Setup of job 101:
// alu_top
module alu_top #(
    parameter A_WIDTH_TOP = 16,
    parameter B_WIDTH_TOP = 16
) (
    input   CLK,rst,
    input   [3 : 0] ALU_FUNC,
    input   [A_WIDTH_TOP - 1 : 0] A,
    input   [B_WIDTH_TOP - 1 : 0] B,
    output  [A_WIDTH_TOP + B_WIDTH_TOP - 1 : 0] Arith_OUT, Logic_OUT, CMP_OUT,Shift_OUT,
    output  Carry_OUT, Arith_Flag, Logic_Flag, CMP_Flag, Shift_Flag
);
Size in the first run: ~4800 cells after synthesis, ~73 flip-flops, roughly 170 I/O pins, roughly 36000 um2 of cells after synthesis.
Settings: LEC_CHECK=0, ABC_AREA=0, CAP_MARGIN=15, CORE_MARGIN=2, CORE_UTILIZATION=72, CTS_CLUSTER_DIAMETER=261, CTS_CLUSTER_SIZE=68, HOLD_SLACK_MARGIN=-0.09, MAX_ROUTING_LAYER=met4, MIN_ROUTING_LAYER=met1, PLACE_DENSITY=0.66, SETUP_SLACK_MARGIN=5.0, SLEW_MARGIN=20, TNS_END_PERCENT=5; clock period 96.1 ns.
run.sh (not shown) runs the stock make flow with config.mk's settings and CLKGATE_MAP_FILE=.
Seen in the log of job 101: GRT-0232 during global routing (5_1_grt), after which the run never completed.
> inputs changed (job 101 -> job 102)
- putting PLACE_DENSITY_LB_ADDON at 0.0 where nothing was set
- clearing PLACE_DENSITY, which used to be 0.66
- swapping 20 for 0 in SLEW_MARGIN
- swapping 68 for 34 in CTS_CLUSTER_SIZE
- clearing MAX_ROUTING_LAYER, which used to be met4
- swapping 5 for 25 in TNS_END_PERCENT
- swapping 72 for 71 in CORE_UTILIZATION
- clearing HOLD_SLACK_MARGIN, which used to be -0.09
- swapping 96.1 for 136.0 in the clock period (ns, I/O delays scaled along)
### Flow results
- Job 102 went all the way through the flow, and no timing, DRC or antenna check failed.
- Job 101 terminated abnormally: global routing (5_1_grt) reported GRT-0232.
- Going from job 101 to job 102, routability-driven placement congestion ratio shrank by a few percent.
- In the tables for job 102 and job 101, placement-stage worst setup slack reads higher with job 102.
- Job 102: initial core utilization is 0.44 points lower than what job 101 reported.
- As far as number of top-level design ports goes, job 102 and job 101 are indistinguishable; the numbers are identical.
- Comparing job 101 against job 102, there is no change at all in synthesized area.
- Area inside the core boundary for job 102 is higher than for job 101.
- Summary — final HPWL from detailed placement, job 102 relative to job 101: lower, by 11%.
## Diff of input files: job 103 against job 102
- clearing MIN_ROUTING_LAYER, which used to be met1
- clearing CTS_CLUSTER_DIAMETER, which used to be 261
- clearing ABC_AREA, which used to be 0
- swapping 71 for 40 in CORE_UTILIZATION
- swapping 0 for 20 in SLEW_MARGIN
- clearing CTS_CLUSTER_SIZE, which used to be 34
- clearing TNS_END_PERCENT, which used to be 25
- clearing SETUP_SLACK_MARGIN, which used to be 5.0
- swapping 15 for 20 in CAP_MARGIN
- clearing PLACE_DENSITY_LB_ADDON, which used to be 0.0
- swapping 136.0 for 130.0 in the clock period (ns, I/O delays scaled along)
Higher actual slew at the worst max-slew pin among job 103 and job 102: job 102
Comparing job 103 and job 102, the higher total placed cells including tap cells was measured on job 103.
Summary of job 103 over job 102: vertical die size now sits higher, final standard cell count with taps included and fillers excluded now sits higher.
Looking at via count across both flows, job 103 is the stronger of the two, with job 102 trailing.
Min via count of the first global-routing pass across job 103 and job 102: job 103
### job 103 -> job 104
- CORE_UTILIZATION changed from 40 to 71
- CTS_CLUSTER_SIZE newly set to 59
- ABC_AREA newly set to 1
- CAP_MARGIN changed from 20 to 40
- CTS_CLUSTER_DIAMETER newly set to 323
- MAX_ROUTING_LAYER newly set to met4
- PLACE_DENSITY newly set to 0.66
==> results <==
- Job 104: met1 track demand over resource is 18 points higher than what job 103 reported.
- [compare] base=job 103 new=job 104: utilization +33 points; H-tree depth ~0 delta; all-layer global routing usage +17 points.
- Job 104 against job 103: mean area per synthesized cell went down by 15%, first-iteration DRC count went up by about 26%, xor/xnor cell area share of the yosys netlist went up by 0.54 points, fraction of standard cell area that is sequential was more or less identical.
